==> design/flow/design.v <==
module TCAM_TOP (
        input                   CLK
       ,input                   RESET
       ,input                   SEARCH
       ,input                   SETTING
       ,input   [DATA_BITS-1:0] KEY
       ,input   [IDWID-1:0]     SETTING_ID
       ,input   [MASKWID-1:0]   SETTING_MASKID
       ,input   [IDWID-1:0]     SETTING_PRIORITY
       ,output  [IDWID-1:0]     RULEID
       ,output                  SETTING_COMPLETE
       ,output                  SEARCH_COMPLETE
       ,output                  MISMATCH
       ,input                     DDR3_AVL_INIT
       ,input   [SDRAM_DATA-1:0]  DDR3_AVL_READDATA
       ,input                     DDR3_AVL_WAITREQUEST
       ,input                     DDR3_AVL_READDATAVALID
       ,output                    DDR3_AVL_READ
       ,output                    DDR3_AVL_WRITE
       ,output  [SDRAM_ADDR-1:0]  DDR3_AVL_ADDRESS
       ,output  [SDRAM_DATA-1:0]  DDR3_AVL_WRITEDATA
       ,output                    DDR3_AVL_BURSTCOUNT
       ,output                    DDR3_AVL_INITCOMPLETE
	);
    parameter   DATA_BITS = 128;  
    parameter   FRAGMENTS = 8;	 
    parameter   FRAG_BITS = 3;	 
    parameter   IDWID     = 16;   
    parameter   MASKWID   = 18;
    parameter   SDRAM_ADDR = 19;
    parameter   SDRAM_DATA = 256;
    localparam  FRAG_WID  = (DATA_BITS/FRAGMENTS);
    localparam  ADDR_WID  = FRAG_BITS+FRAG_WID;
    localparam  PRIOWID   = IDWID;
    localparam  KWID      = DATA_BITS;
    localparam  SEGWID    = 2+IDWID+MASKWID+KWID+PRIOWID;  
    wire [ DATA_BITS-1:0 ] in_key      = KEY;
    wire [     IDWID-1:0 ] in_id       = SETTING_ID;
    wire [   MASKWID-1:0 ] in_maskid   = SETTING_MASKID;
    wire [   PRIOWID-1:0 ] in_priority = SETTING_PRIORITY;
    wire                 w_read;
    wire                 w_write;
    wire  [ADDR_WID-1:0] w_address;
    wire  [  SEGWID-1:0] w_readdata;
    wire  [  SEGWID-1:0] w_writedata;
    wire                 w_waitrequest;
    wire                 w_readdatavalid;
    TCAM_CONTROLLER
    #( 
        .DATA_BITS            ( DATA_BITS ), 
        .FRAGMENTS            ( FRAGMENTS ), 
        .FRAG_BITS            ( FRAG_BITS ), 
        .IDWID                ( IDWID     ),
        .MASKWID              ( MASKWID   )
    )    
    TCAM_TOP_INST    
    (
        .CLK                  ( CLK              ),
        .RESET                ( RESET            ),
        .SEARCH               ( SEARCH           ),   
        .SETTING              ( SETTING          ),   
        .KEY                  ( in_key           ),   
        .SETTING_ID           ( in_id            ),   
        .SETTING_MASKID       ( in_maskid        ),   
        .SETTING_PRIORITY     ( in_priority      ),   
        .RULEID               ( RULEID           ),   
        .SETTING_COMPLETE     ( SETTING_COMPLETE ),   
        .SEARCH_COMPLETE      ( SEARCH_COMPLETE  ),   
        .MISMATCH             ( MISMATCH         ),   
        .SDRAM_READ           ( w_read           ),
        .SDRAM_WRITE          ( w_write          ),
        .SDRAM_ADDRESS        ( w_address        ),
        .SDRAM_READDATA       ( w_readdata       ),
        .SDRAM_WRITEDATA      ( w_writedata      ),
        .SDRAM_WAITREQUEST    ( w_waitrequest    ),
        .SDRAM_READDATAVALID  ( w_readdatavalid  )
    );
    SDRAM_CONTROLLER  
    #(
        .ADDR_WID                   ( SDRAM_ADDR ),
        .DATA_WID                   ( SDRAM_DATA )
    )	
    SDRAM_CONTROLLER_INST 
    (
        .CLK                        ( CLK                    ),
        .RESET                      ( RESET                  ),
        .AVM_M0_WAITREQUEST         ( DDR3_AVL_WAITREQUEST   ),
        .AVM_M0_READDATA            ( DDR3_AVL_READDATA      ),
        .AVM_M0_READDATAVALID       ( DDR3_AVL_READDATAVALID ),
        .AVM_M0_READ                ( DDR3_AVL_READ          ),
        .AVM_M0_WRITE               ( DDR3_AVL_WRITE         ),
        .AVM_M0_WRITEDATA           ( DDR3_AVL_WRITEDATA     ),
        .AVM_M0_ADDRESS             ( DDR3_AVL_ADDRESS       ),	
        .AVM_M0_BURSTCOUNT          ( DDR3_AVL_BURSTCOUNT    ),
        .AVM_S0_INIT                ( DDR3_AVL_INIT          ),   
        .AVM_S0_READ                ( w_read                 ),   
        .AVM_S0_WRITE               ( w_write                ),   
        .AVM_S0_ADDRESS             ( w_address              ),   
        .AVM_S0_WRITEDATA           ( w_writedata            ),   
        .AVM_S0_READDATA            ( w_readdata             ),   
        .AVM_S0_WAITREQUEST         ( w_waitrequest          ),   
        .AVM_S0_READDATAVALID       ( w_readdatavalid        ),   
        .AVM_S0_INITCOMPLETE        ( DDR3_AVL_INITCOMPLETE  )    
    );
endmodule
module TCAM_CONTROLLER  (
        input                       CLK
       ,input                       RESET
       ,input                       SEARCH
       ,input                       SETTING
       ,input     [    KWID-1:0 ]   KEY
       ,input     [   IDWID-1:0 ]   SETTING_ID
       ,input     [ MASKWID-1:0 ]   SETTING_MASKID
       ,input     [ PRIOWID-1:0 ]   SETTING_PRIORITY
       ,output    [   IDWID-1:0 ]   RULEID
       ,output                      SETTING_COMPLETE
       ,output                      SEARCH_COMPLETE
       ,output                      MISMATCH
       ,input     [   SEGWID-1:0 ]  SDRAM_READDATA
       ,input                       SDRAM_WAITREQUEST
       ,input                       SDRAM_READDATAVALID
       ,output                      SDRAM_READ
       ,output                      SDRAM_WRITE
       ,output    [ ADDR_WID-1:0 ]  SDRAM_ADDRESS
       ,output    [   SEGWID-1:0 ]  SDRAM_WRITEDATA
	);
    parameter   DATA_BITS = 10;  
    parameter   FRAGMENTS = 5;	 
    parameter   FRAG_BITS = 3;	 
    parameter   IDWID     = 2;   
    parameter   MASKWID   = 5;
    localparam  FRAG_WID  = (DATA_BITS/FRAGMENTS);
    localparam  ADDR_WID  = FRAG_BITS+FRAG_WID;
    localparam  PRIOWID   = IDWID;
    localparam  KWID      = DATA_BITS;
    localparam  SEGWID    = 2+IDWID+MASKWID+KWID+PRIOWID;  
    reg                  search_en_sync1;
    reg                  setting_en_sync1;
    reg  [   KWID-1:0]	 key_sync1;
    reg  [  IDWID-1:0]	 setting_id_sync1;
    reg  [MASKWID-1:0]   setting_maskid_sync1;
    reg  [PRIOWID-1:0]   setting_priority_sync1;
    always @(posedge CLK or posedge RESET)
    begin 
        if (RESET) begin 
            key_sync1              <= 0;
            search_en_sync1        <= 0;
            setting_en_sync1       <= 0;
            setting_id_sync1       <= 0;
            setting_maskid_sync1   <= 0;
            setting_priority_sync1 <= 0;
        end 
        else begin
            key_sync1		       <= KEY;
            search_en_sync1        <= SEARCH;
            setting_en_sync1       <= SETTING;
            setting_id_sync1       <= SETTING_ID;
            setting_maskid_sync1   <= SETTING_MASKID;
            setting_priority_sync1 <= SETTING_PRIORITY;
        end
    end
    wire                    w_cntl_searchcomplete;	
    wire                    w_cntl_searchdatavalid;
    wire    [SEGWID-1:0] 	w_confirm_segment;
    wire                    w_compare_complete;
    segment_engine  
    #( 
        .DATA_BITS                  ( DATA_BITS ), 
        .FRAGMENTS                  ( FRAGMENTS ), 
        .FRAG_BITS                  ( FRAG_BITS ), 
        .IDWID                      ( IDWID     ),
        .MASKWID                    ( MASKWID   )
    ) 
    SEGMENTATION_INST   
    (
        .clk                        ( CLK                    ),
        .reset                      ( RESET                  ), 
        .i_search                   ( search_en_sync1        ),
        .i_setting                  ( setting_en_sync1       ),
        .i_key                      ( key_sync1              ),
        .i_setting_id               ( setting_id_sync1       ),
        .i_setting_maskid           ( setting_maskid_sync1   ),
        .i_setting_priority         ( setting_priority_sync1 ),
        .o_search_complete          ( w_cntl_searchcomplete  ),
        .o_setting_complete			( SETTING_COMPLETE       ),
        .o_cntl_m0_searchdatavalid  ( w_cntl_searchdatavalid ),
        .i_sdram_readdata           ( SDRAM_READDATA         ),
        .i_sdram_waitrequest        ( SDRAM_WAITREQUEST      ),
        .i_sdram_readdatavalid		( SDRAM_READDATAVALID    ),
        .o_sdram_read               ( SDRAM_READ             ),
        .o_sdram_write              ( SDRAM_WRITE            ),
        .o_sdram_address            ( SDRAM_ADDRESS          ),
        .o_sdram_writedata          ( SDRAM_WRITEDATA        )
    );
    wire [  IDWID-1:0] w_mask_confirm_id;
    wire [MASKWID-1:0] w_mask_confirm_maskid;
    wire [PRIOWID-1:0] w_mask_confirm_priority;
    wire [   KWID-1:0] w_mask_confirm_key;
    wire               w_mask_confirm_id_update;
    wire               w_mask_complete;
    mask_engine 
    #( 
        .DATA_BITS                  ( DATA_BITS ), 
        .FRAGMENTS                  ( FRAGMENTS ), 
        .FRAG_BITS                  ( FRAG_BITS ), 
        .IDWID                      ( IDWID     ),
        .MASKWID                    ( MASKWID   )
    )
    MASK_ENGINE_INST   
    (
        .clk                        ( CLK                      ),
        .reset                      ( RESET                    ),
        .i_sdram_readdata           ( SDRAM_READDATA           ),
        .o_id                       ( w_mask_confirm_id        ),
        .o_maskid                   ( w_mask_confirm_maskid    ),
        .o_confirm_key              ( w_mask_confirm_key       ),
        .o_priority                 ( w_mask_confirm_priority  ),
        .i_cntl_s0_searchdatavalid  ( w_cntl_searchdatavalid   ),
        .i_segment_complete         ( w_cntl_searchcomplete    ),
        .o_id_update                ( w_mask_confirm_id_update ),
        .o_mask_complete            ( w_mask_complete          )
    );
    wire [KWID-1:0] w_pp_key6;
    ffxkclkx #(6,KWID) pp_search_key (CLK,RESET,key_sync1,w_pp_key6);
    wire [  IDWID-1:0]  w_confirm_prio_ruleid;
    wire [PRIOWID-1:0]  w_confirm_prio_priority;
    wire                w_confirm_complete;
    wire                w_confirm_prio_valid;
    confirm_engine 
    #( 
        .DATA_BITS                  ( DATA_BITS ), 
        .FRAGMENTS                  ( FRAGMENTS ), 
        .FRAG_BITS                  ( FRAG_BITS ), 
        .IDWID                      ( IDWID     ),
        .MASKWID                    ( MASKWID   )
    )
    CONFIRM_ENGINE_INST   
    (
        .clk                        ( CLK                      ),
        .reset                      ( RESET                    ),
        .i_key                      ( w_pp_key6                ),
        .i_id                       ( w_mask_confirm_id        ),
        .i_maskid                   ( w_mask_confirm_maskid    ),
        .i_priority                 ( w_mask_confirm_priority  ),
        .i_confirm_key              ( w_mask_confirm_key       ),
        .o_confirm_ruleid           ( w_confirm_prio_ruleid    ),
        .o_confirm_priority         ( w_confirm_prio_priority  ),
        .i_id_update                ( w_mask_confirm_id_update ),     
        .i_mask_complete            ( w_mask_complete          ),
        .o_confirm_complete         ( w_confirm_complete       ), 
        .o_confirm_valid            ( w_confirm_prio_valid     )
    );
    priority_engine 
    #( 
        .DATA_BITS                  ( DATA_BITS ), 
        .FRAGMENTS                  ( FRAGMENTS ), 
        .FRAG_BITS                  ( FRAG_BITS ), 
        .IDWID                      ( IDWID     ),
        .MASKWID                    ( MASKWID   )
    )
    PRIORITY_ENGINE_INST    
    (   
        .clk                        ( CLK                     ),
        .reset                      ( RESET                   ),
        .i_confirm_ruleid           ( w_confirm_prio_ruleid   ),
        .i_confirm_priority         ( w_confirm_prio_priority ),
        .o_final_id                 ( RULEID                  ), 
        .o_mismatch                 ( MISMATCH                ),
        .i_confirm_valid            ( w_confirm_prio_valid    ),
        .i_confirm_complete         ( w_confirm_complete      ),
        .o_priority_complete        ( SEARCH_COMPLETE         )
    );
endmodule
module SDRAM_CONTROLLER (
        input 		                CLK
       ,input 		                RESET
       ,input                       AVM_M0_WAITREQUEST
       ,input       [DATA_WID-1:0]	AVM_M0_READDATA
       ,input                       AVM_M0_READDATAVALID
       ,output                      AVM_M0_READ
       ,output                      AVM_M0_WRITE
       ,output reg  [DATA_WID-1:0]	AVM_M0_WRITEDATA
       ,output reg  [ADDR_WID-1:0]	AVM_M0_ADDRESS
       ,output      [        10:0]  AVM_M0_BURSTCOUNT
       ,input                       AVM_S0_INIT
       ,input                       AVM_S0_READ
       ,input                       AVM_S0_WRITE
       ,input       [ADDR_WID-1:0]  AVM_S0_ADDRESS
       ,input       [DATA_WID-1:0]  AVM_S0_WRITEDATA
       ,output reg  [DATA_WID-1:0]  AVM_S0_READDATA
       ,output                      AVM_S0_INITCOMPLETE
       ,output                      AVM_S0_WAITREQUEST
       ,output                      AVM_S0_READDATAVALID
	);
    parameter ADDR_WID = 27;
    parameter DATA_WID = 32;
    localparam IDLE  = 2'd0;
    localparam INIT  = 2'd1;
    localparam READ  = 2'd2;
    localparam WRITE = 2'd3;
    reg [ADDR_WID-1:0] 	avs_address_sync1;
    reg [DATA_WID-1:0] 	avs_writedata_sync1;
    reg 				avs_init_sync1;
    reg 				avs_read_sync1;
    reg 				avs_write_sync1;
    always @(posedge CLK or posedge RESET)
    begin 
        if (RESET) begin 
            avs_init_sync1  	<= 0;
            avs_read_sync1  	<= 0;
            avs_write_sync1 	<= 0;
            avs_address_sync1 	<= 0;
            avs_writedata_sync1 <= 0;
        end 
        else begin 
            avs_init_sync1  	<= AVM_S0_INIT;
            avs_read_sync1  	<= AVM_S0_READ;
            avs_write_sync1 	<= AVM_S0_WRITE;
            avs_address_sync1 	<= AVM_S0_ADDRESS;
            avs_writedata_sync1 <= AVM_S0_WRITEDATA;
        end
    end
    wire [ADDR_WID-1:0] max_address;
    assign max_address = {ADDR_WID{1'b1}};
    wire max_avm_address;
    assign max_avm_address = (AVM_M0_ADDRESS == max_address) ? 1'b1 : 1'b0;
    reg [3:0] wr_burst_count;
    reg drv_status_waitrequest;
    reg drv_status_init_complete;
    reg drv_status_readdatavalid;
    reg [1:0] current_state;
    always @(posedge CLK or posedge RESET) 	 
    begin 
        if (RESET) begin
            current_state <= IDLE;
            drv_status_init_complete <= 0;
        end
        else begin
            case (current_state)
                IDLE : begin
                    drv_status_waitrequest   <= 1'b0;
                    drv_status_readdatavalid <= 1'b1;
                    if (avs_init_sync1 == 1) begin
                        AVM_M0_ADDRESS   <= 0;
                        AVM_M0_WRITEDATA <= 0;
                        wr_burst_count 	 <= 0;
                        current_state 	 <= INIT;	 
                        drv_status_init_complete <= 0;
                    end
                    else if (avs_read_sync1 == 1) begin 
                        AVM_M0_ADDRESS <= avs_address_sync1;
                        drv_status_readdatavalid <= 1'b0;
                        current_state  <= READ;	 
                    end 
                    else if (avs_write_sync1 == 1) begin
                        AVM_M0_ADDRESS   <= avs_address_sync1;
                        AVM_M0_WRITEDATA <= avs_writedata_sync1;
                        current_state    <= WRITE;  
                    end
                    else begin
                        AVM_M0_ADDRESS   <= AVM_M0_ADDRESS;
                        AVM_M0_WRITEDATA <= AVM_M0_WRITEDATA;
                        current_state <= IDLE; 	 
                    end
                end
                INIT : begin
                    drv_status_waitrequest <= 1'b1;
                    if (!AVM_M0_WAITREQUEST & !max_avm_address) begin 
                        if (wr_burst_count == 0) begin 
                            AVM_M0_ADDRESS <= AVM_M0_ADDRESS + 1;
                            wr_burst_count <= 0;
                        end
                        else begin 
                            wr_burst_count <= wr_burst_count + 1;
                        end
                    end
                    else if (!AVM_M0_WAITREQUEST & max_avm_address) begin 
                        if (wr_burst_count == 0) begin 
                            drv_status_init_complete <= 1;
                            current_state <= IDLE;	 
                        end
                        else begin 
                            wr_burst_count <= wr_burst_count + 1;
                        end
                    end
                    else begin 
                        wr_burst_count <= wr_burst_count + 1;
                    end 
                end
                READ : begin
                    drv_status_waitrequest <= 1'b1;
                    if (!AVM_M0_WAITREQUEST & !AVM_M0_READDATAVALID) begin
                        current_state <= READ;	 
                    end
                    else if (!AVM_M0_WAITREQUEST & AVM_M0_READDATAVALID) begin
                        drv_status_readdatavalid <= 1'b1;
                        current_state <= IDLE; 
                    end
                    else begin
                        current_state <= READ;  
                    end
                end
                WRITE : begin
                    drv_status_waitrequest <= 1'b1;
                    if (!AVM_M0_WAITREQUEST)	current_state <= IDLE;
                    else 						current_state <= WRITE;  
                end 
                default : begin 
                    current_state <= current_state;
                end 
            endcase
        end
    end 
    assign AVM_M0_BURSTCOUNT = 1;
    assign AVM_M0_WRITE = ((current_state==WRITE || current_state==INIT) && RESET==0) ? 1'b1 : 1'b0;
    assign AVM_M0_READ  = (current_state==READ && RESET==0) ? 1'b1 : 1'b0;
    assign AVM_S0_WAITREQUEST   = drv_status_waitrequest;
    assign AVM_S0_INITCOMPLETE  = drv_status_init_complete;
    assign AVM_S0_READDATAVALID = drv_status_readdatavalid;
    always @(posedge CLK or posedge RESET) 
    begin 
        if 		(RESET)					AVM_S0_READDATA <= 0;
        else if (AVM_M0_READDATAVALID)	AVM_S0_READDATA <= AVM_M0_READDATA;
        else 							AVM_S0_READDATA <= AVM_S0_READDATA;
    end 
endmodule
module segment_engine (
        input 					clk
       ,input 					reset
       ,input                   i_search
       ,input                   i_setting
       ,input   [   KWID-1:0]   i_key
       ,input   [MASKWID-1:0]   i_setting_maskid
       ,input   [PRIOWID-1:0]   i_setting_priority
       ,input   [  IDWID-1:0]   i_setting_id
       ,output                  o_search_complete
       ,output                  o_setting_complete
       ,output                  o_cntl_m0_searchdatavalid
       ,input   [ SEGWID-1:0]   i_sdram_readdata
       ,input                   i_sdram_waitrequest
       ,input                   i_sdram_readdatavalid
       ,output                  o_sdram_read
       ,output                  o_sdram_write
       ,output  [ADDR_WID-1:0]  o_sdram_address
       ,output  [  SEGWID-1:0]  o_sdram_writedata
	);
    parameter   DATA_BITS = 10;  
    parameter   FRAGMENTS = 5;	 
    parameter   FRAG_BITS = 3;	 
    parameter   IDWID     = 2;   
    parameter   MASKWID   = 5;
    localparam  FRAG_WID  = (DATA_BITS/FRAGMENTS);
    localparam  ADDR_WID  = FRAG_BITS+FRAG_WID;
    localparam  PRIOWID   = IDWID;
    localparam  KWID      = DATA_BITS;
    localparam  SEGWID    = 2+IDWID+MASKWID+KWID+PRIOWID;  
	reg 				search_en_sync1;
	reg 				setting_en_sync1;
	reg   [   KWID-1:0]	key_sync1;
	reg   [  IDWID-1:0]	setting_id_sync1;
	reg	  [MASKWID-1:0]	setting_maskid_sync1;
    reg   [PRIOWID-1:0] setting_priority_sync1;
	always @(posedge clk or posedge reset)
	begin 
		if (reset) begin 
			key_sync1 		  	   <= 0;
			search_en_sync1   	   <= 0;
			setting_en_sync1  	   <= 0;
			setting_id_sync1  	   <= 0;
			setting_maskid_sync1   <= 0;
            setting_priority_sync1 <= 0;
		end 
		else begin
			key_sync1		       <= i_key;
			search_en_sync1        <= i_search;
			setting_en_sync1       <= i_setting;
			setting_id_sync1       <= i_setting_id;
			setting_maskid_sync1   <= i_setting_maskid;
            setting_priority_sync1 <= i_setting_priority;
		end
	end 
    wire					w_cntl_load;
    wire 					w_cntl_modify;
    wire					w_cntl_shift;
    wire 					w_cntl_search;
    wire 					w_cntl_modify_done;
    wire   [ADDR_WID-1:0]	w_fragment_key;
    fragmentation  
    #( 
        .DATA_BITS                 ( DATA_BITS          ), 
        .FRAGMENTS                 ( FRAGMENTS          ), 
        .FRAG_BITS                 ( FRAG_BITS          ), 
        .IDWID                     ( IDWID              ),
        .MASKWID                   ( MASKWID            )
    )
    FRAGMENT_INST  
    (
        .clk	                   ( clk                ),
        .reset                     ( reset              ),
        .i_key                     ( key_sync1          ),
        .o_fragment_key            ( w_fragment_key     ),
        .i_load				       ( w_cntl_load        ),
        .i_shift                   ( w_cntl_shift       )
    );
    segment_controller 
    #( 
        .FRAGMENTS                 ( FRAGMENTS                 )  
    )	
    SEGMENT_CONTROLLER_INST   
    (
        .clk                       ( clk                       ),
        .reset                     ( reset                     ), 
        .i_search_enable           ( search_en_sync1           ),
        .i_setting_enable          ( setting_en_sync1          ),
        .o_sdram_read              ( o_sdram_read              ),
        .o_sdram_write             ( o_sdram_write             ),
        .i_sdram_waitrequest       ( i_sdram_waitrequest       ),
        .i_sdram_readdatavalid     ( i_sdram_readdatavalid     ),
        .o_cntl_m0_load            ( w_cntl_load               ),
        .o_cntl_m0_modify          ( w_cntl_modify             ),
        .o_cntl_m0_shift           ( w_cntl_shift              ),
        .i_cntl_m0_modify_done     ( w_cntl_modify_done        ),
        .o_cntl_m0_searchdatavalid ( o_cntl_m0_searchdatavalid ),
        .o_search_complete         ( o_search_complete         ),
        .o_setting_complete        ( o_setting_complete        )
    );
    segment_datapath  
    #( 
        .DATA_BITS                 ( DATA_BITS              ), 
        .FRAGMENTS                 ( FRAGMENTS              ), 
        .FRAG_BITS                 ( FRAG_BITS              ), 
        .IDWID                     ( IDWID                  ),
        .MASKWID                   ( MASKWID                )
    )	
    SEGMENT_DATAPATH_INST  
    (
        .clk					   ( clk                    ),
        .reset					   ( reset                  ), 
        .i_setting_id		       ( setting_id_sync1       ),
        .i_setting_key		       ( key_sync1              ),
        .i_setting_maskid		   ( setting_maskid_sync1   ),
        .i_setting_priority        ( setting_priority_sync1 ),
        .i_fragment_key            ( w_fragment_key         ),
        .i_sdram_readdata          ( i_sdram_readdata       ),		
        .o_sdram_writedata		   ( o_sdram_writedata      ),
        .o_sdram_segment_address   ( o_sdram_address        ), 
        .i_cntl_s0_modify          ( w_cntl_modify          ),
        .o_cntl_s0_modify_done     ( w_cntl_modify_done     )
    );
endmodule
module segment_controller (
        input 		 clk
       ,input 		 reset
       ,input 		 i_search_enable
       ,input		 i_setting_enable
       ,input 		 i_sdram_waitrequest
       ,input 		 i_sdram_readdatavalid
       ,output 	reg	 o_sdram_read
       ,output 	reg	 o_sdram_write
       ,input 		 i_cntl_m0_modify_done
       ,output  	 o_cntl_m0_load
       ,output 	reg  o_cntl_m0_modify
       ,output	reg  o_cntl_m0_shift
       ,output  reg  o_cntl_m0_searchdatavalid
       ,output       o_search_complete
       ,output       o_setting_complete
	);
    parameter  FRAGMENTS = 5;	 
    localparam IDLE        = 4'b0000;  
    localparam SHIFT       = 4'b0001;  
    localparam STABLE_RD_1 = 4'b0010;  
    localparam STABLE_RD_2 = 4'b0011;  
    localparam READ        = 4'b0100;  
    localparam MODIFY      = 4'b0101;  
    localparam STABLE_WR   = 4'b0110;  
    localparam WRITE       = 4'b0111;  
    localparam COUNT       = 4'b1000;  
	reg search_mode;
	reg setting_mode;
	reg [3:0] loop_count;  
	reg [3:0] current_state; 
	always @(posedge clk or posedge reset)
	begin 
		if (reset) begin
			loop_count    <= FRAGMENTS;
			search_mode   <= 0;
			setting_mode  <= 0;
			current_state <= IDLE;
			o_sdram_read     <= 0;
			o_sdram_write    <= 0;
			o_cntl_m0_shift  <= 0;
			o_cntl_m0_modify <= 0;
			o_cntl_m0_searchdatavalid <= 0;
		end
		else begin 
			case (current_state) 
				IDLE : begin
					o_sdram_read     <= 0;
					o_sdram_write    <= 0;
					o_cntl_m0_shift  <= 0;
					o_cntl_m0_modify <= 0;
					o_cntl_m0_searchdatavalid <= 0;
					search_mode <= 0;
					setting_mode <= 0;
					loop_count <= FRAGMENTS;
					if (i_setting_enable) begin
						setting_mode  <= 1'b1;   
						current_state <= SHIFT;	 
					end 
					else if (i_search_enable) begin 
						search_mode    <= 1'b1;   
						current_state  <= SHIFT;  
					end 
					else begin 
						current_state <= IDLE;	 
					end 
				end 
				SHIFT : begin 
					o_cntl_m0_shift <= 1'b1;
					current_state <= STABLE_RD_1;  
				end 
				STABLE_RD_1 : begin
					o_cntl_m0_shift <= 1'b0;
					current_state <= STABLE_RD_2;
				end
				STABLE_RD_2 : begin
					current_state <= READ;
				end
				READ : begin
					o_sdram_read    <= 1'b1;  
					if (i_sdram_waitrequest & !i_sdram_readdatavalid) begin 
						o_sdram_read    <= 1'b0;  
						current_state <= READ;  
					end
					else if (i_sdram_waitrequest & i_sdram_readdatavalid & setting_mode) begin
						o_sdram_read    <= 1'b0;  
						current_state <= MODIFY;  
					end
					else if (i_sdram_waitrequest & i_sdram_readdatavalid & search_mode) begin
						o_sdram_read    <= 1'b0;  
						o_cntl_m0_searchdatavalid <= 1'b1;  
						current_state <= COUNT;  
					end 
					else begin 
						current_state <= READ;  
					end 
				end 
				MODIFY : begin
					o_cntl_m0_modify <= 1'b1;  
					if (i_cntl_m0_modify_done == 1) begin 
						o_cntl_m0_modify <= 1'b0;
						current_state  <= STABLE_WR;  
					end 
					else begin
						current_state <= MODIFY;  
					end 
				end 
				STABLE_WR : begin
					o_cntl_m0_modify <= 1'b0;
					current_state <= WRITE;
				end 
				WRITE : begin
					o_sdram_write    <= 1'b1;
					if 	  (i_sdram_waitrequest) 	current_state <= COUNT;	 
					else 						current_state <= WRITE;
				end 
				COUNT : begin
					o_sdram_read  <= 1'b0;
					o_sdram_write <= 1'b0;
					o_cntl_m0_searchdatavalid <= 1'b0;
					if (loop_count > 1) begin 
						loop_count <= loop_count - 1;
						current_state <= SHIFT;  
					end 
					else begin 
						current_state <= IDLE;  
					end 
				end
				default : begin
					current_state <= current_state;
				end	 
			endcase 
		end 
	end
	assign o_cntl_m0_load 	  = (current_state==IDLE & reset==0) ? 1'b1 : 1'b0;
	assign o_search_complete  = (search_mode==0 	 & reset==0) ? 1'b1 : 1'b0;
	assign o_setting_complete = (setting_mode==0 	 & reset==0) ? 1'b1 : 1'b0;
endmodule 
module segment_datapath (
        input                   clk
       ,input                   reset
       ,input   [  IDWID-1:0]   i_setting_id
       ,input   [   KWID-1:0]   i_setting_key
       ,input   [MASKWID-1:0]   i_setting_maskid
       ,input   [PRIOWID-1:0]   i_setting_priority
       ,input   [ SEGWID-1:0]   i_sdram_readdata    
       ,output  [ SEGWID-1:0]   o_sdram_writedata   
       ,input   [ADDR_WID-1:0]	i_fragment_key
       ,output  [ADDR_WID-1:0]	o_sdram_segment_address  
       ,input                   i_cntl_s0_modify
       ,output                  o_cntl_s0_modify_done
    );
    parameter	DATA_BITS = 10;  
    parameter 	FRAGMENTS = 5;	 
    parameter 	FRAG_BITS = 3;	 
    parameter	IDWID     = 2;   
    parameter   MASKWID   = 5;
    localparam 	FRAG_WID  = (DATA_BITS/FRAGMENTS);
    localparam 	ADDR_WID  = FRAG_BITS+FRAG_WID;
    localparam  PRIOWID   = IDWID;
    localparam 	KWID	  = DATA_BITS;
    localparam 	SEGWID	  = 2+IDWID+MASKWID+KWID+PRIOWID;  
    reg [SEGWID-1:0] sdram_readdata;
    always @(posedge clk or posedge reset)
    begin 
        if (reset) begin 
            sdram_readdata <= 0;
        end
        else begin 
            sdram_readdata <= i_sdram_readdata;
        end 
    end 
    addresspath_orientator 
    #( 
        .DATA_BITS                ( DATA_BITS          ), 
        .FRAGMENTS                ( FRAGMENTS          ), 
        .FRAG_BITS                ( FRAG_BITS          )
    )  
    ADDRESS_ORIENTATOR_INST   
    (
        .clk                      (clk),
        .reset                    (reset), 
        .i_fragment_key           (i_fragment_key),
        .o_sdram_segment_address  (o_sdram_segment_address)  
    );
    status_generator 
    #( 
        .DATA_BITS             ( DATA_BITS            ), 
        .FRAGMENTS             ( FRAGMENTS            ), 
        .FRAG_BITS             ( FRAG_BITS            ), 
        .IDWID                 ( IDWID                ),
        .MASKWID               ( MASKWID              )
    )
    STATUS_GENERATOR_INST   
    (
        .clk                   ( clk                   ),
        .reset                 ( reset                 ), 
        .i_modify              ( i_cntl_s0_modify      ),
        .i_setting_id          ( i_setting_id          ),
        .i_setting_key         ( i_setting_key         ),
        .i_setting_maskid      ( i_setting_maskid      ),  
        .i_setting_priority    ( i_setting_priority    ),
        .i_sdram_readdata      ( sdram_readdata        ),
        .o_sdram_writedata     ( o_sdram_writedata     ),  
        .o_modify_complete     ( o_cntl_s0_modify_done )
    );
endmodule
module addresspath_orientator (
        input						clk,
        input 						reset, 
        input		[ADDR_WID-1:0]	i_fragment_key,
        output 	reg [ADDR_WID-1:0]	o_sdram_segment_address  
	);
    parameter	DATA_BITS = 10;  
    parameter 	FRAGMENTS = 5;	 
    parameter 	FRAG_BITS = 3;	 
    localparam 	FRAG_WID  = (DATA_BITS/FRAGMENTS);
    localparam 	ADDR_WID  = FRAG_BITS+FRAG_WID;
	always @(posedge clk or posedge reset)
	begin 
		if   (reset)	o_sdram_segment_address <= 0;
		else 			o_sdram_segment_address <= i_fragment_key;
	end
endmodule
module status_generator (
        input			            clk
       ,input 			            reset 
       ,input 						i_modify
       ,input       [    KWID-1:0 ] i_setting_key
       ,input  		[   IDWID-1:0 ]	i_setting_id
       ,input 		[ MASKWID-1:0 ]	i_setting_maskid
       ,input       [ PRIOWID-1:0 ] i_setting_priority
       ,input		[  SEGWID-1:0 ]	i_sdram_readdata
       ,output 	reg	[  SEGWID-1:0 ]	o_sdram_writedata
       ,output 	 					o_modify_complete
	);
    parameter   DATA_BITS = 10;  
    parameter   FRAGMENTS = 5;	 
    parameter   FRAG_BITS = 3;	 
    parameter   IDWID     = 2;   
    parameter   MASKWID   = 5;
    localparam  FRAG_WID  = (DATA_BITS/FRAGMENTS);
    localparam  ADDR_WID  = FRAG_BITS+FRAG_WID;
    localparam  PRIOWID   = IDWID;
    localparam  KWID      = DATA_BITS;
    localparam  SEGWID    = 2+IDWID+MASKWID+KWID+PRIOWID;  
    localparam IDLE     = 0;
    localparam MODIFY   = 1;
    localparam COMPLETE = 2;
    wire cell_empty;
    assign cell_empty = ~i_sdram_readdata[SEGWID-2];
    reg [		1:0] current_state;
    reg [SEGWID-1:0] writedata_mod;
    reg				 reg_modify_complete;
    always @(posedge clk or posedge reset) 
    begin 
        if (reset) begin
            writedata_mod <= 0;
            current_state <= IDLE;
            reg_modify_complete	<= 0;
        end
        else begin 
            case (current_state)
                IDLE : begin
                    reg_modify_complete <= 1'b0;
                    if   (i_modify)	current_state <= MODIFY;  
                    else            current_state <= IDLE;  
                end 
                MODIFY : begin
                    reg_modify_complete <= 1'b0;
                    if (cell_empty) begin 
                        writedata_mod <= {2'b01, i_setting_id, i_setting_maskid, i_setting_key, i_setting_priority};
                        reg_modify_complete <= 1'b1;
                        current_state <= COMPLETE;	 
                    end
                    else begin 
                        writedata_mod <= {2'b11, i_sdram_readdata[SEGWID-3:0]};
                        reg_modify_complete <= 1'b1;
                        current_state <= COMPLETE;	 
                    end 
                end 
                COMPLETE : begin 
                    reg_modify_complete <= 1'b1;
                    current_state <= IDLE;  
                end 
                default : begin 
                    writedata_mod <= writedata_mod;
                end 
            endcase 
        end 
    end
    always @(posedge clk or posedge reset)
    begin 
        if (reset) begin 
            o_sdram_writedata <= 0;
        end 
        else if (reg_modify_complete) begin 
            o_sdram_writedata <= writedata_mod;
        end
        else begin 
            o_sdram_writedata <= o_sdram_writedata;
        end 
    end 
    assign o_modify_complete = reg_modify_complete;
endmodule
module fragmentation (
        input                       clk
       ,input                       reset
       ,input       [    KWID-1:0]  i_key
       ,output reg  [ADDR_WID-1:0]  o_fragment_key
       ,input                       i_load
       ,input                       i_shift
	);
    parameter   DATA_BITS = 10;  
    parameter   FRAGMENTS = 5;	 
    parameter   FRAG_BITS = 3;	 
    parameter   IDWID     = 2;   
    parameter   MASKWID   = 5;
    localparam  FRAG_WID  = (DATA_BITS/FRAGMENTS);
    localparam  ADDR_WID  = FRAG_BITS+FRAG_WID;
    localparam  PRIOWID   = IDWID;
    localparam  KWID      = DATA_BITS;
    localparam  SEGWID    = 2+IDWID+MASKWID+KWID+PRIOWID;  
    wire [FRAG_WID-1:0] zeros;
    assign zeros = {FRAG_WID{1'b0}};
    reg [     KWID-1:0] shift_register;
    reg [FRAG_BITS-1:0] prefix_address;
    always @(posedge clk or posedge reset)
    begin 
        if (reset) begin
            o_fragment_key <= 0;		
            shift_register <= 0;
            prefix_address <= 0;
        end 
        else if (i_load) begin 
            shift_register <= i_key;
            prefix_address <= 0;
        end
        else if (i_shift) begin
            prefix_address <= prefix_address + 1;
            o_fragment_key <= {prefix_address, shift_register[FRAG_WID-1:0]};
            shift_register <= {zeros, shift_register[KWID-1:FRAG_WID]};
        end 
        else begin
            prefix_address <= prefix_address;
            shift_register <= shift_register; 
        end
    end 
endmodule
module mask_engine (
        input                         clk
       ,input                         reset
       ,input       [  SEGWID-1:0 ]   i_sdram_readdata    
       ,output      [   IDWID-1:0 ]   o_id
       ,output      [ MASKWID-1:0 ]   o_maskid
       ,output      [    KWID-1:0 ]   o_confirm_key
       ,output      [ PRIOWID-1:0 ]   o_priority
       ,input                         i_cntl_s0_searchdatavalid
       ,input                         i_segment_complete
       ,output                        o_id_update
       ,output                        o_mask_complete
    );
    parameter	DATA_BITS = 10;  
    parameter 	FRAGMENTS = 5;	 
    parameter 	FRAG_BITS = 3;	 
    parameter	IDWID     = 2;   
    parameter   MASKWID   = 5;
    localparam  PRIOWID   = IDWID;
    localparam 	KWID	  = DATA_BITS;
    localparam 	SEGWID	  = 2+IDWID+MASKWID+KWID+PRIOWID;  
    reg               r_id_valid;
    reg [  IDWID-1:0] r_id;
    reg [MASKWID-1:0] r_maskid;
    reg [   KWID-1:0] r_confirm_key;
    reg [PRIOWID-1:0] r_priority;
    always @(posedge clk or posedge reset)
    begin 
        if (reset) begin 
            r_id_valid    <= 'h0;
            r_id          <= 'h0;
            r_maskid      <= 'h0;
            r_priority    <= 'h0;
            r_confirm_key <= 'h0;
        end
        else if (i_cntl_s0_searchdatavalid) begin
            r_id_valid    <= (~i_sdram_readdata[SEGWID-1] & i_sdram_readdata[SEGWID-2]);  
            r_id          <= i_sdram_readdata[       SEGWID-3:KWID+MASKWID+PRIOWID ];
            r_maskid      <= i_sdram_readdata[ KWID+MASKWID+PRIOWID-1:KWID+PRIOWID ];
            r_confirm_key <= i_sdram_readdata[ KWID+PRIOWID-1:PRIOWID ];
            r_priority    <= i_sdram_readdata[      PRIOWID-1:0            ];
        end 
    end
    reg r_searchdatavalid_sync1;
    always @(posedge clk or posedge reset)
    begin 
        if (reset)  r_searchdatavalid_sync1 <= 0;
        else        r_searchdatavalid_sync1 <= i_cntl_s0_searchdatavalid;
    end 
    wire p_searchdatavalid; 
    assign p_searchdatavalid = (i_cntl_s0_searchdatavalid & ~r_searchdatavalid_sync1);
    reg r_segment_complete_sync1;
    always @(posedge clk or posedge reset)
    begin 
        if   (reset) r_segment_complete_sync1 <= 0;
        else         r_segment_complete_sync1 <= i_segment_complete;
    end 
    wire p_segment_complete;
    assign p_segment_complete = (i_segment_complete & ~r_segment_complete_sync1);
    wire p_segment_processing;
    assign p_segment_processing = (~i_segment_complete & r_segment_complete_sync1);
    reg [        1:0] ro_id_valid;
    reg [  IDWID-1:0] ro_id;
    reg [MASKWID-1:0] ro_maskid;
    reg [   KWID-1:0] ro_confirm_key;
    reg [PRIOWID-1:0] ro_priority;
    always @(posedge clk or posedge reset)
    begin 
        if (reset) begin 
            ro_id          <= 'h0;
            ro_maskid      <= 'h0;
            ro_priority    <= 'h0;
            ro_confirm_key <= 'h0;
        end
        else if (p_segment_complete) begin 
            ro_id          <= 'h0;
            ro_maskid      <= 'h0;
            ro_priority    <= 'h0;
            ro_confirm_key <= 'h0;
        end
        else if (r_id_valid) begin 
            ro_id          <= r_id;
            ro_maskid      <= r_maskid;
            ro_priority    <= r_priority;
            ro_confirm_key <= r_confirm_key;
        end  
        else begin 
            ro_id          <= ro_id;
            ro_maskid      <= ro_maskid;
            ro_priority    <= ro_priority;
            ro_confirm_key <= ro_confirm_key;
        end 
    end
    assign o_id          = ro_id;            
    assign o_maskid      = ro_maskid;     
    assign o_priority    = ro_priority;   
    assign o_confirm_key = ro_confirm_key;
    wire w_new_id;
    assign w_new_id = ~p_segment_complete & p_searchdatavalid & r_id_valid;
    reg ro_id_update;
    always @(posedge clk or posedge reset)
    begin 
        if      ( reset        )  ro_id_update <= 1'b0;
        else if ( w_new_id     )  ro_id_update <= 1'b1;
        else if ( ro_id_update )  ro_id_update <= 1'b0;
        else                      ro_id_update <= ro_id_update;
    end 
    assign o_id_update = ro_id_update;
    reg ro_mask_complete;
    always @(posedge clk or posedge reset)
    begin 
        if      ( reset                )  ro_mask_complete <= 1'b0;
        else if ( p_segment_complete   )  ro_mask_complete <= 1'b1;
        else if ( p_segment_processing )  ro_mask_complete <= 1'b0;
        else                              ro_mask_complete <= ro_mask_complete;
    end
    assign o_mask_complete = ro_mask_complete;
endmodule
module confirm_engine (
        input                       clk
       ,input                       reset
       ,input   [     KWID-1:0 ]    i_key
       ,input   [    IDWID-1:0 ]    i_id
       ,input   [  MASKWID-1:0 ]    i_maskid
       ,input   [  PRIOWID-1:0 ]    i_priority
       ,input   [     KWID-1:0 ]    i_confirm_key
       ,output  [    IDWID-1:0 ] 	o_confirm_ruleid
       ,output  [  PRIOWID-1:0 ]    o_confirm_priority
       ,input                       i_id_update       
       ,input                       i_mask_complete
       ,output                      o_confirm_complete
       ,output                      o_confirm_valid
	);
    parameter   DATA_BITS = 10;  
    parameter   FRAGMENTS = 5;	 
    parameter   FRAG_BITS = 3;	 
    parameter   IDWID     = 2;   
    parameter   MASKWID   = 5;
    localparam  FRAG_WID  = (DATA_BITS/FRAGMENTS);
    localparam  PRIOWID   = IDWID;
    localparam  KWID      = DATA_BITS;
    localparam  SEGWID    = 2+IDWID+MASKWID+KWID+PRIOWID;  
    localparam  CNFM_WID  = (DATA_BITS/MASKWID);
    reg r_mask_complete_sync1;
    always @(posedge clk or posedge reset)
    begin 
        if   (reset) r_mask_complete_sync1 <= 0;
        else         r_mask_complete_sync1 <= i_mask_complete;
    end 
    wire p_mask_complete;
    assign p_mask_complete = (i_mask_complete & ~r_mask_complete_sync1);
    wire p_mask_processing;
    assign p_mask_processing = (~i_mask_complete & r_mask_complete_sync1);
    reg [   KWID-1:0] r_key;
    reg [  IDWID-1:0] r_id;
    reg [MASKWID-1:0] r_maskid;
    reg [   KWID-1:0] r_confirm_key;
    reg [PRIOWID-1:0] r_priority; 
    always @(posedge clk or posedge reset)
    begin 
        if (reset) begin 
            r_key         <= 'h0;
            r_id          <= 'h0;
            r_maskid      <= 'h0;
            r_priority    <= 'h0;
            r_confirm_key <= 'h0;
        end 
        else if (p_mask_complete) begin 
            r_key         <= i_key;
            r_id          <= 'h0;
            r_maskid      <= 'h0;
            r_priority    <= 'h0;
            r_confirm_key <= 'h0;
        end 
        else if (i_id_update) begin 
            r_key         <= i_key;
            r_id          <= i_id;
            r_maskid      <= i_maskid;
            r_priority    <= i_priority;
            r_confirm_key <= i_confirm_key;
        end 
        else begin 
            r_key         <= r_key;
            r_id          <= r_id;
            r_maskid      <= r_maskid;
            r_priority    <= r_priority;
            r_confirm_key <= r_confirm_key;
        end 
    end 
    reg [MASKWID-1:0] r_id_match_vector;
    generate 
        genvar mask_idx;
    for (mask_idx = 0; mask_idx < MASKWID; mask_idx=mask_idx+1)
        begin: mask_bit
            always @(posedge clk or posedge reset)
            begin 
                if (reset) begin
                    r_id_match_vector[mask_idx] <= 0;
                end 
                else begin 
                    r_id_match_vector[mask_idx] <= (r_maskid[mask_idx]) ? 1'b1 : (r_confirm_key[(CNFM_WID+(CNFM_WID*mask_idx)-1):(CNFM_WID*mask_idx)] == r_key[(CNFM_WID+(CNFM_WID*mask_idx)-1):(CNFM_WID*mask_idx)]);
                end
            end
        end
    endgenerate
    wire w_id_match;
    assign w_id_match = &r_id_match_vector;
    reg [  IDWID-1:0] ro_confirm_ruleid;
    reg [PRIOWID-1:0] ro_confirm_priority;
    reg               ro_confirm_valid;
    always @(posedge clk or posedge reset)
    begin 
        if      ( reset      )  ro_confirm_ruleid <= 'h0;
        else if ( w_id_match )  ro_confirm_ruleid <= r_id;   
        else                    ro_confirm_ruleid <= ro_confirm_ruleid;
    end
    always @(posedge clk or posedge reset)
    begin 
        if      ( reset      )  ro_confirm_priority <= 'h0;
        else if ( w_id_match )  ro_confirm_priority <= r_priority; 
        else                    ro_confirm_priority <= ro_confirm_priority;
    end 
    always @(posedge clk or posedge reset) 
    begin 
        if      ( reset            )  ro_confirm_valid <= 1'b0;
        else if ( w_id_match       )  ro_confirm_valid <= 1'b1;
        else if ( ro_confirm_valid )  ro_confirm_valid <= 1'b0;
        else                          ro_confirm_valid <= ro_confirm_valid;
    end 
    assign o_confirm_ruleid   = ro_confirm_ruleid;
    assign o_confirm_priority = ro_confirm_priority;
    assign o_confirm_valid    = ro_confirm_valid;
    reg ro_confirm_complete; 
    always @(posedge clk or posedge reset)
    begin 
        if      ( reset             ) ro_confirm_complete <= 1'b0;
        else if ( p_mask_complete   ) ro_confirm_complete <= 1'b1;
        else if ( p_mask_processing ) ro_confirm_complete <= 1'b0;
        else                          ro_confirm_complete <= ro_confirm_complete;
    end 
    assign o_confirm_complete = ro_confirm_complete;
endmodule
module priority_engine (
        input                   clk
       ,input                   reset
       ,input  [   IDWID-1:0 ]  i_confirm_ruleid
       ,input  [ PRIOWID-1:0 ]  i_confirm_priority
       ,output [   IDWID-1:0 ]  o_final_id
       ,output                  o_mismatch
       ,input                   i_confirm_valid
       ,input                   i_confirm_complete
       ,output                  o_priority_complete
    );
    parameter	DATA_BITS = 10;  
    parameter 	FRAGMENTS = 5;	 
    parameter 	FRAG_BITS = 3;	 
    parameter	IDWID     = 2;   
    parameter   MASKWID   = 5;
    localparam  PRIOWID   = IDWID;
    localparam  KWID      = DATA_BITS;
    localparam  SEGWID    = 2+IDWID+MASKWID+KWID+PRIOWID;  
    reg r_confirm_complete_sync1;
    always @(posedge clk or posedge reset)
    begin 
        if   (reset) r_confirm_complete_sync1 <= 0;
        else         r_confirm_complete_sync1 <= i_confirm_complete;
    end 
    wire p_confirm_complete;
    assign p_confirm_complete = (i_confirm_complete & ~r_confirm_complete_sync1);
    wire p_confirm_processing; 
    assign p_confirm_processing = (~i_confirm_complete & r_confirm_complete_sync1);
    reg [  IDWID-1:0] r_confirm_ruleid;
    reg [PRIOWID-1:0] r_confirm_priority;
    always @(posedge clk or posedge reset)
    begin 
        if (reset) begin 
            r_confirm_ruleid   <= 'h0;
            r_confirm_priority <= 'h0;
        end 
        else if (i_confirm_complete) begin 
            r_confirm_ruleid   <= 'h0;
            r_confirm_priority <= 'h0;
        end
        else if (i_confirm_valid) begin 
            r_confirm_ruleid   <= i_confirm_ruleid;
            r_confirm_priority <= i_confirm_priority;
        end  
        else begin 
            r_confirm_ruleid   <= r_confirm_ruleid;  
            r_confirm_priority <= r_confirm_priority;
        end 
    end 
    wire w_id_select; 
    assign w_id_select = (r_confirm_priority > r_stored_priority) ? 1'b1 : 1'b0;
    reg [  IDWID-1:0] r_stored_id; 
    reg [PRIOWID-1:0] r_stored_priority;
    always @(posedge clk or posedge reset)
    begin 
        if (reset) begin 
            r_stored_id       <= 'h0;
            r_stored_priority <= 'h0;
        end 
        else if (p_confirm_complete) begin 
            r_stored_id       <= 'h0;
            r_stored_priority <= 'h0;
        end
        else if (w_id_select) begin 
            r_stored_id       <= r_confirm_ruleid;
            r_stored_priority <= r_confirm_priority;
        end
        else begin 
            r_stored_id       <= r_stored_id;
            r_stored_priority <= r_stored_priority;      
        end 
    end 
    wire w_id_match;
    assign w_id_match = ( i_confirm_valid & ~i_confirm_complete );
    reg ro_mismatch;
    always @(posedge clk or posedge reset)
    begin 
        if      ( reset              ) ro_mismatch <= 1'b1;  
        else if ( p_confirm_complete ) ro_mismatch <= 1'b1;
        else if ( w_id_match         ) ro_mismatch <= 1'b0;
        else                           ro_mismatch <= ro_mismatch;
    end
    assign o_mismatch = ro_mismatch;
    reg ro_priority_complete;
    always @(posedge clk or posedge reset)
    begin 
        if      ( reset                )  ro_priority_complete <= 1'b0;
        else if ( p_confirm_complete   )  ro_priority_complete <= 1'b1;
        else if ( p_confirm_processing )  ro_priority_complete <= 1'b0;
        else                              ro_priority_complete <= 1'b0;
    end
    assign o_priority_complete = ro_priority_complete;
    reg [IDWID-1:0] ro_final_id;
    always @(posedge clk or posedge reset)
    begin 
        if   ( reset )  ro_final_id <= 'h0;
        else            ro_final_id <= r_stored_id;    
    end 
    assign o_final_id = ro_final_id;
endmodule
module ffxkclk
    (
     clk,
     rst,
     idat,
     odat
     );
parameter           K = 3;     
input               clk,
                    rst;
input               idat;
output              odat;
wire                odat;
reg [K-1:0]         shift_dat;
wire [K:0]          shift_in;
assign              shift_in = {shift_dat,idat};
always @ (posedge clk)
    begin
    shift_dat <= shift_in[K-1:0];
    end
assign odat = shift_dat[K-1];
endmodule 
module ffxkclkx
    (
     clk,
     rst,
     idat,
     odat
     );
parameter           K = 3;   
parameter           W = 10;  
input               clk;
input               rst;
input [W-1:0]       idat;
output [W-1:0]      odat;
wire [W-1:0]        odat;
generate
    genvar bit_idx;
for (bit_idx=0;bit_idx<W;bit_idx=bit_idx+1'b1)
    begin: i_bit
    ffxkclk #(K)    flxodat (clk,rst,idat[bit_idx],odat[bit_idx]);
    end
endgenerate
endmodule 
==> design/flow/run.sh <==
#!/bin/bash
# the make line also repeats each setting of config.mk as NAME=value (left out here)
make -C /OpenROAD-flow-scripts/flow DESIGN_CONFIG=/design/flow/config.mk WORK_HOME=/design/flow/orfs CLKGATE_MAP_FILE= finish
==> design/flow/config.mk <==
export PLATFORM = sky130hd
export DESIGN_NAME = TCAM_TOP
export DESIGN_NICKNAME = TCAM_TOP
export VERILOG_FILES = /design/flow/design.v
export SDC_FILE = /design/flow/constraint.sdc
export NUM_CORES = 4
export LEC_CHECK = 0
export ABC_AREA = 0
export CAP_MARGIN = 40
export CORE_MARGIN = 2
export CORE_UTILIZATION = 72
export CTS_CLUSTER_SIZE = 22
export GPL_ROUTABILITY_DRIVEN = 1
export HOLD_SLACK_MARGIN = 0.19
export MAX_ROUTING_LAYER = met4
export PLACE_DENSITY_LB_ADDON = 0.08
export SETUP_SLACK_MARGIN = 0.93
export SLEW_MARGIN = 20
==> design/flow/constraint.sdc <==
create_clock -name core_clock -period 3.12 [get_ports {CLK}]
set_input_delay 0.6240 -clock core_clock [delete_from_list [all_inputs] [get_ports {CLK}]]
set_output_delay 0.6240 -clock core_clock [all_outputs]
set_load 0.01 [all_outputs]
==> flow_metrics.py, run 1 <==
# Synthesis and PnR figures
metrics = {
    "run_status": {
        "status": "timing/DRC/antenna clean",
    },
    "synth": {
        "aoi_share_pct": 2.02,
        "synth.avg_cell_area_sq_um": 15.3,
        "logic_family": "multiplexers",
        "yosys.area.top_type_share_pct": 54.6,
        "synth-simple-area-share_pct": 4.99,
        "synth.largest_area_cell": "dfrtp_1",
        "flop_cell": "dfrtp_1",
        "xor_share_pct": 1.25,
        "postSynthSeqShare_pct": 75.2,
        "ys_cells": 6811,
        "yosys_area_sq_um": 104000,
        "ys_ff": 3235,
        "area_leaders": "dfrtp_1 (55%), dfxtp_1 (15%), mux2i_1 (6.8%), mux2_2 (6.8%), edfxtp_1 (5.9%)",
        "async_flop_share_pct": 70.3,
        "synth_cell_types": 51,
        "synthAdderAreaFrac_pct": 0.289,
        "edf_count": 205,
        "most_common_cell": "dfrtp_1",
        "mux_area_share_pct": 14.2,
        "ys_warn_count": 15,
        "syn_inst": 6811,
        "top_cells_by_count": "dfrtp_1 (2269), dfxtp_1 (756), mux2i_1 (709)",
        "syn_area_sq_um": 104000,
    },
    "clock_tree": {
        "cts_num_sinks": 3235,
        "cts_root_buffer": "clkbuf_16",
        "cts_max_level": 5,
        "cts_buffers": 310,
        "cts_buffer_depth": 4,
        "insertion_delay_ns": 0.94,
        "clkTransAtPathRegs_ns": 0.06,
        "cts_tree": "yes",
    },
    "worst_setup_path": {
        "path_cells": "nor2_4 -> nor2_1 -> buf_2",
        "worstPathMaxFanout": 2,
        "rr_worst_depth": 7,
        "r2r_slack_ns": 0.86,
        "path_delay_family": "flip-flops",
        "cp.depth": 3,
        "cp_slowest_cell": "dfrtp_2",
        "endpoint_kind": "primary output",
        "crit_path_max_incr_delay_ns": 0.43,
        "critPathLaunch": "SDRAM_CONTROLLER_INST.current_state[2]",
        "start_kind": "flip-flop",
        "crit_end": "DDR3_AVL_WRITE",
        "rr_startpoint": "SDRAM_CONTROLLER_INST.AVM_M0_ADDRESS[0]",
        "r2r-end": "SDRAM_CONTROLLER_INST.wr_burst_count[2]",
        "worstPathBufferInverterCount": 1,
        "crit_arrival_ns": 1.65,
        "crit_type": "flip-flop to primary output",
        "cp.required_ns": 2.50,
    },
    "finish": {
        "fin_area_sq_um": 124000,
        "final_cells": 9897,
        "synthToLayoutAreaGrowth_pct": 19.7,
        "nNetsFinal": 8207,
        "fillers": 6108,
    },
    "route": {
        "wl_per_cell_um": 26.7,
        "drt_iter0_drc": 4744,
        "drc": 0,
        "ant_nets": 0,
        "detail_route.first_pass.iterations": 6,
        "num_vias": 57867,
        "drt_wl_total_mm": 265,
        "via_per_inst": 5.85,
    },
    "place": {
        "gp_congestion": 0.869,
        "dp_hpwl_mm": 151,
        "place_area_sq_um": 113000,
        "place_inst": 9160,
        "io_buffers": 585,
    },
    "power": {
        "internal_power_mw": 67.5,
        "seq-power_mw": 45.2,
        "vdd_ir_drop_max_mv": 0.625,
        "powerClk_mw": 37.5,
        "power_leader": "sequential cells",
        "powerDensity_nw_per_um2": 699,
        "pwr-share-seq_pct": 52.0,
        "switchingPower_mw": 19.5,
        "powerComb_mw": 4.27,
        "comb_power_share_pct": 4.9,
        "p_clk_share_pct": 43.1,
        "swShare_pct": 22.4,
        "leakage_nw": 56.5,
    },
    "job": {
        "maxCapViolations": 0,
        "tool_warnings": 112,
    },
    "floorplan": {
        "rows": 139,
        "dieArea_sq_um": 147000,
        "die_w_um": 384,
        "core_sq_um": 143000,
        "io_pins": 739,
        "dieHeight_um": 384,
        "fp_util_pct": 72.5,
    },
    "global_routing": {
        "grt_usage_pct": 37.3,
        "antenna_found_initial": 19,
        "grt_overflow": 0,
        "grt_max_degree": 144,
        "grt_pass1_vias": 62844,
        "grt_pass1_wl_mm": 394,
    },
    "final_timing": {
        "setup_viol": 0,
        "min_period_ns": 2.27,
        "finalSetupTns_ns": 0,
        "max_freq_ghz": 0.440,
        "report.final.hold_viol_count": 0,
        "slew_headroom_pct": 34.9,
        "fin_skew_ns": 0.0770,
        "hold_slack_ns": 0.226,
        "fin_crit_sh_pct": 72.8,
        "maxSlewViolCount": 0,
        "rsz0062_at_grt": "true",
        "tightest_slew_ns": 0.977,
    },
    "worst_hold_path": {
        "worstHoldStart": "KEY[18]",
        "hold_class": "primary input to flip-flop",
        "hold_end": "TCAM_TOP_INST.key_sync1[18]",
        "whs_path_depth": 1,
    },
}
per-stage QoR:
step | setup slack, ns | power [mW] | util (%)
2_1_floorplan | -36.54 | 48.1 | -
3_3_place_gp | 0.329 | 49.7 | 78.7
3_5_place_dp | 0.280 | 49.9 | 78.8
4_1_cts | 0.715 | 86.8 | 86.6
5_1_grt | 0.796 | 89.4 | 86.8
6_report | 0.848 | 87.0 | 86.8
per-layer routing:
| metal | track usage, % | wire (um) | vias up |
|---|---|---|---|
| met3 | 6.83 | 16900 | 579 |
| met1 | 47.9 | 102000 | 30364 |
| met4 | 15.7 | 11500 | 0 |
| met2 | 59.4 | 134000 | 2342 |
| li1 | - | - | 24582 |
| met5 | - | 0 | - |
layout make-up:
cell class	count	area, sq um	area share [%]
Timing Repair Buffer	933	9380	7.54
Antenna cell	14	35.0	0.0281
Clock buffer	456	9190	7.38
Clock inverter	94	851	0.684
Multi-Input combinational cell	3226	24300	19.5
Sequential cell	3235	78200	62.9
Inverter	36	139	0.112
Tap cell	1903	2380	1.91
what timing repair did:
| item | in CTS | in global routing |
|---|---|---|
| resized | 749 | 40 |
| hold buffers | 127 | 0 |
| setup buffers | 29 | 13 |
| pin swaps | 10 | 7 |
| endpoints found under the setup margin | 271 | 84 |
| hold endpoints to repair | 127 | 0 |
| cloned | 2 | 2 |
==> run 2, diff against run 1 <==
ABC_AREA = 1   (was 0)
CAP_MARGIN = 20   (was 40)
CORE_UTILIZATION = 64   (was 72)
CTS_CLUSTER_SIZE = 57   (was 22)
HOLD_SLACK_MARGIN = not set   (was 0.19)
PLACE_DENSITY_LB_ADDON = not set   (was 0.08)
SETUP_SLACK_MARGIN = not set   (was 0.93)
clock period = 2.14 ns   (was 3.12 ns; I/O delays follow)
==> flow_metrics.py, run 2 <==
# Synthesis and PnR figures
metrics = {
    "final_timing": {
        "fin_crit_sh_pct": 98.4,
        "setup_viol": 0,
        "rsz0062_at_grt": "true",
        "slew_headroom_pct": 55.9,
        "fin_skew_ns": 0.0453,
        "finalSetupTns_ns": 0,
        "report.final.hold_viol_count": 0,
        "max_freq_ghz": 0.475,
        "hold_slack_ns": 0.0383,
        "min_period_ns": 2.11,
        "maxSlewViolCount": 0,
        "tightest_slew_ns": 0.657,
    },
    "synth": {
        "synth.avg_cell_area_sq_um": 11.6,
        "postSynthSeqShare_pct": 76.0,
        "synthAdderAreaFrac_pct": 0.292,
        "edf_count": 205,
        "area_leaders": "dfrtp_1 (55%), dfxtp_1 (15%), nand2_1 (9.0%), edfxtp_1 (6.0%), o21ai_0 (3.6%)",
        "ys_cells": 8832,
        "aoi_share_pct": 5.73,
        "xor_share_pct": 1.06,
        "yosys.area.top_type_share_pct": 55.2,
        "ys_ff": 3235,
        "logic_family": "simple AND/OR/NAND/NOR gates",
        "most_common_cell": "nand2_1",
        "top_cells_by_count": "nand2_1 (2476), dfrtp_1 (2269), dfxtp_1 (756)",
        "async_flop_share_pct": 70.3,
        "flop_cell": "dfrtp_1",
        "syn_inst": 8832,
        "synth.largest_area_cell": "dfrtp_1",
        "synth_cell_types": 43,
        "synth-simple-area-share_pct": 12.0,
        "yosys_area_sq_um": 103000,
        "mux_area_share_pct": 0,
        "ys_warn_count": 15,
        "syn_area_sq_um": 103000,
    },
    "global_routing": {
        "grt_usage_pct": 32.9,
        "grt_pass1_wl_mm": 393,
        "grt_max_degree": 93,
        "grt_pass1_vias": 65994,
        "antenna_found_initial": 9,
        "grt_overflow": 0,
    },
    "worst_setup_path": {
        "rr_startpoint": "SDRAM_CONTROLLER_INST.AVM_M0_ADDRESS[0]",
        "crit_path_max_incr_delay_ns": 0.55,
        "rr_worst_depth": 10,
        "critPathLaunch": "SDRAM_CONTROLLER_INST.AVM_M0_WRITEDATA[35]",
        "cp_slowest_cell": "edfxtp_1",
        "worstPathBufferInverterCount": 1,
        "crit_end": "DDR3_AVL_WRITEDATA[35]",
        "r2r-end": "SDRAM_CONTROLLER_INST.AVM_M0_ADDRESS[3]",
        "crit_type": "flip-flop to primary output",
        "cp.required_ns": 1.71,
        "r2r_slack_ns": 0.05,
        "start_kind": "flip-flop",
        "worstPathMaxFanout": 1,
        "crit_arrival_ns": 1.68,
        "path_delay_family": "flip-flops",
        "endpoint_kind": "primary output",
        "cp.depth": 1,
        "path_cells": "buf_2",
    },
    "route": {
        "dr.max_layer_used": "met4",
        "routedLengthMet1_mm": 110,
        "wl_met2_mm": 119,
        "ant_nets": 0,
        "via_per_inst": 5.36,
        "num_vias": 64674,
        "detail_route.first_pass.iterations": 6,
        "drc": 0,
        "drt_wl_total_mm": 256,
        "dr_wl_met3_mm": 18.1,
        "drt_iter0_drc": 5482,
        "wl_per_cell_um": 21.2,
    },
    "worst_hold_path": {
        "whs_path_depth": 1,
        "hold_end": "TCAM_TOP_INST.key_sync1[83]",
        "worstHoldStart": "KEY[83]",
        "hold_class": "primary input to flip-flop",
    },
    "job": {
        "tool_warnings": 110,
        "maxCapViolations": 0,
    },
    "power": {
        "pwr-share-seq_pct": 51.9,
        "switchingPower_mw": 28.0,
        "seq-power_mw": 65.8,
        "power_leader": "sequential cells",
        "comb_power_share_pct": 5.0,
        "powerDensity_nw_per_um2": 1020,
        "leakage_nw": 58.3,
        "swShare_pct": 22.1,
        "powerClk_mw": 54.6,
        "p_clk_share_pct": 43.1,
        "powerComb_mw": 6.39,
        "internal_power_mw": 98.8,
        "vdd_ir_drop_max_mv": 0.927,
    },
    "clock_tree": {
        "cts_buffer_depth": 4,
        "cts_tree": "yes",
        "cts_max_level": 5,
        "cts_root_buffer": "clkbuf_16",
        "cts_buffers": 316,
        "insertion_delay_ns": 0.91,
        "cts_num_sinks": 3235,
        "clkTransAtPathRegs_ns": 0.06,
    },
    "floorplan": {
        "fp_util_pct": 64.3,
        "core_sq_um": 160000,
        "dieArea_sq_um": 164000,
        "io_pins": 739,
        "rows": 147,
        "dieHeight_um": 405,
        "die_w_um": 405,
    },
    "place": {
        "io_buffers": 585,
        "gp_congestion": 0.867,
        "dp_hpwl_mm": 170,
    },
    "run_status": {
        "status": "timing/DRC/antenna clean",
    },
    "finish": {
        "synthToLayoutAreaGrowth_pct": 20.6,
        "nNetsFinal": 10189,
    },
}
[run 2: cell type report]
cell class	instances	area (sq um)
fillers	10114	35900
clock buffers	488	9540
well taps	2086	2610
repair buffers	974	10300
inverters	708	2700
clock inverters	71	723
flip-flops and latches	3235	78200
multi-input cells	4489	20000
diodes	6	15.0
[run 2: metal layers]
layer / up-vias / GRT usage [%]
met5: - / -
met4: 0 / 11.1
met3: 499 / 6.07
met2: 2196 / 49.5
met1: 32505 / 45.9
li1: 29474 / -
[run 2: repair_timing]
| action | in CTS | in global routing |
|---|---|---|
| hold buffers | 118 | 0 |
| buffers inserted | 11 | 2 |
| endpoints found under the setup margin | 221 | 48 |
| gates resized | 308 | 16 |
| pin swaps | 0 | 4 |
| hold endpoints to repair | 123 | 0 |
| gates cloned | 0 | 3 |
[run 2: stage by stage]
stage / instance area (sq um) / power (mW) / utilization [%] / setup WS, ns / instances
floorplan: 103000 / 69.8 / - / -37.38 / 8907
global placement: 113000 / 72.9 / 70.5 / -0.120 / 11358
detailed placement: 113000 / 73.1 / 70.5 / -0.126 / 11358
CTS: 124000 / 127 / 77.5 / -0.105 / 12046
global route: 124000 / 131 / 77.6 / -0.0670 / 12056
finish: 124000 / 127 / 77.6 / 0.0346 / 12057
==> run 3, diff against run 2 <==
ABC_AREA = 0   (was 1)
CAP_MARGIN = 35   (was 20)
CORE_UTILIZATION = 72   (was 64)
CTS_CLUSTER_SIZE = 22   (was 57)
MAX_ROUTING_LAYER = met5   (was met4)
SETUP_SLACK_MARGIN = 0.93   (was not set)
clock period = 3.12 ns   (was 2.14 ns; I/O delays follow)
==> flow_metrics.py, run 3 <==
# Synthesis and PnR figures
metrics = {
    "synth": {
        "area_leaders": "dfrtp_1 (55%), dfxtp_1 (15%), mux2i_1 (6.8%), mux2_2 (6.8%), edfxtp_1 (5.9%)",
        "edf_count": 205,
        "synthAdderAreaFrac_pct": 0.289,
        "ys_cells": 6811,
        "flop_cell": "dfrtp_1",
        "async_flop_share_pct": 70.3,
        "aoi_share_pct": 2.02,
        "logic_family": "multiplexers",
        "xor_share_pct": 1.25,
        "top_cells_by_count": "dfrtp_1 (2269), dfxtp_1 (756), mux2i_1 (709)",
        "ys_warn_count": 15,
        "synth_cell_types": 51,
        "mux_area_share_pct": 14.2,
        "yosys_area_sq_um": 104000,
        "synth-simple-area-share_pct": 4.99,
        "ys_ff": 3235,
        "syn_area_sq_um": 104000,
        "synth.largest_area_cell": "dfrtp_1",
        "synth.avg_cell_area_sq_um": 15.3,
        "syn_inst": 6811,
        "yosys.area.top_type_share_pct": 54.6,
        "most_common_cell": "dfrtp_1",
        "postSynthSeqShare_pct": 75.2,
    },
    "place": {
        "gp_congestion": 0.853,
        "io_buffers": 585,
        "dp_hpwl_mm": 145,
    },
    "global_routing": {
        "grt_pass1_wl_mm": 361,
        "grt_usage_pct": 32.9,
        "grt_max_degree": 173,
        "antenna_found_initial": 19,
        "grt_pass1_vias": 59430,
        "grt_overflow": 0,
    },
    "power": {
        "comb_power_share_pct": 4.6,
        "powerDensity_nw_per_um2": 699,
        "switchingPower_mw": 18.6,
        "leakage_nw": 55.6,
        "p_total_mw": 85.5,
        "powerClk_mw": 36.3,
        "powerComb_mw": 3.97,
        "pwr-share-seq_pct": 52.9,
        "p_clk_share_pct": 42.5,
        "power_leader": "sequential cells",
        "vdd_ir_drop_max_mv": 0.782,
        "internal_power_mw": 66.9,
        "swShare_pct": 21.7,
        "seq-power_mw": 45.2,
    },
    "worst_setup_path": {
        "crit_path_max_incr_delay_ns": 0.53,
        "r2r_slack_ns": 0.94,
        "critPathLaunch": "SDRAM_CONTROLLER_INST.AVM_M0_WRITEDATA[140]",
        "endpoint_kind": "primary output",
        "crit_type": "flip-flop to primary output",
        "crit_end": "DDR3_AVL_WRITEDATA[140]",
        "rr_worst_depth": 7,
        "path_cells": "buf_2",
        "worstPathBufferInverterCount": 1,
        "crit_arrival_ns": 1.63,
        "cp.required_ns": 2.50,
        "path_delay_family": "flip-flops",
        "cp_slowest_cell": "edfxtp_1",
        "start_kind": "flip-flop",
        "cp.depth": 1,
        "worstPathMaxFanout": 1,
    },
    "clock_tree": {
        "cts_tree": "yes",
        "cts_root_buffer": "clkbuf_16",
        "insertion_delay_ns": 0.93,
        "cts_num_sinks": 3235,
        "cts_buffer_depth": 4,
        "clkTransAtPathRegs_ns": 0.07,
        "ctsHoldBuffers": 0,
        "cts_buffers": 309,
        "cts_max_level": 5,
    },
    "job": {
        "maxCapViolations": 0,
        "tool_warnings": 134,
    },
    "final_timing": {
        "rsz0062_at_grt": "true",
        "report.final.hold_viol_count": 0,
        "setup_viol": 0,
        "tightest_slew_ns": 0.957,
        "maxSlewViolCount": 0,
        "finalSetupTns_ns": 0,
        "slew_headroom_pct": 36.2,
        "fin_skew_ns": 0.0467,
        "min_period_ns": 2.25,
        "fin_crit_sh_pct": 72.2,
        "max_freq_ghz": 0.444,
    },
    "worst_hold_path": {
        "whs_path_depth": 1,
        "hold_class": "primary input to flip-flop",
        "worstHoldStart": "KEY[36]",
        "hold_end": "TCAM_TOP_INST.key_sync1[36]",
    },
    "floorplan": {
        "dieHeight_um": 384,
        "fp_util_pct": 72.5,
        "io_pins": 739,
        "die_w_um": 384,
        "core_sq_um": 143000,
        "dieArea_sq_um": 147000,
        "rows": 139,
    },
    "route": {
        "drt_wl_total_mm": 238,
        "num_vias": 55485,
        "via_per_inst": 5.71,
        "ant_nets": 0,
        "drc": 0,
        "detail_route.first_pass.iterations": 7,
        "drt_iter0_drc": 3880,
        "wl_per_cell_um": 24.5,
    },
    "finish": {
        "fillers": 6775,
        "final_core_utilization_pct": 85.2,
        "nNetsFinal": 8039,
        "synthToLayoutAreaGrowth_pct": 17.6,
    },
    "run_status": {
        "status": "timing/DRC/antenna clean",
    },
}
## run 3: stage by stage
stage               worst slack, ns  cells  area [sq um]  hold slack (ns)
floorplan                    -36.54   6886        104000            0.310
global placement              0.322   9126        113000            0.310
detailed placement            0.265   9129        113000            0.312
CTS                           0.721   9703        122000           0.0763
global route                  0.825   9719        122000            0.110
finish                        0.868   9722        122000            0.129
## run 3: layer usage
layer	part of all wire [%]	GRT usage, %	up-vias
li1	-	-	24214
met1	40	45.0	29142
met2	50	53.8	1723
met3	5.8	5.67	398
met4	3.6	12.2	8
met5	0.022	0	-
## run 3: what timing repair did
item | 4_1_cts | 5_1_grt
setup endpoints to repair | 272 | 71
endpoints found under the hold margin | 0 | 0
pin swaps | 3 | 9
gates cloned | 1 | 3
gates resized | 730 | 31
buffers inserted | 26 | 7
## run 3: final cells by class
class                      instances  area, sq um  share of cell area (%)
timing repair buffer             766         7530                    6.16
sequential                      3235        78200                    64.0
multi-input combinational       3226        24200                    19.8
tap                             1903         2380                    1.95
clock inverter                    79          667                   0.545
inverter                          36          139                   0.114
clock buffer                     468         9150                    7.48
antenna                            9         22.5                  0.0184
No activity file was given, so power comes from the tool's default toggle rates.
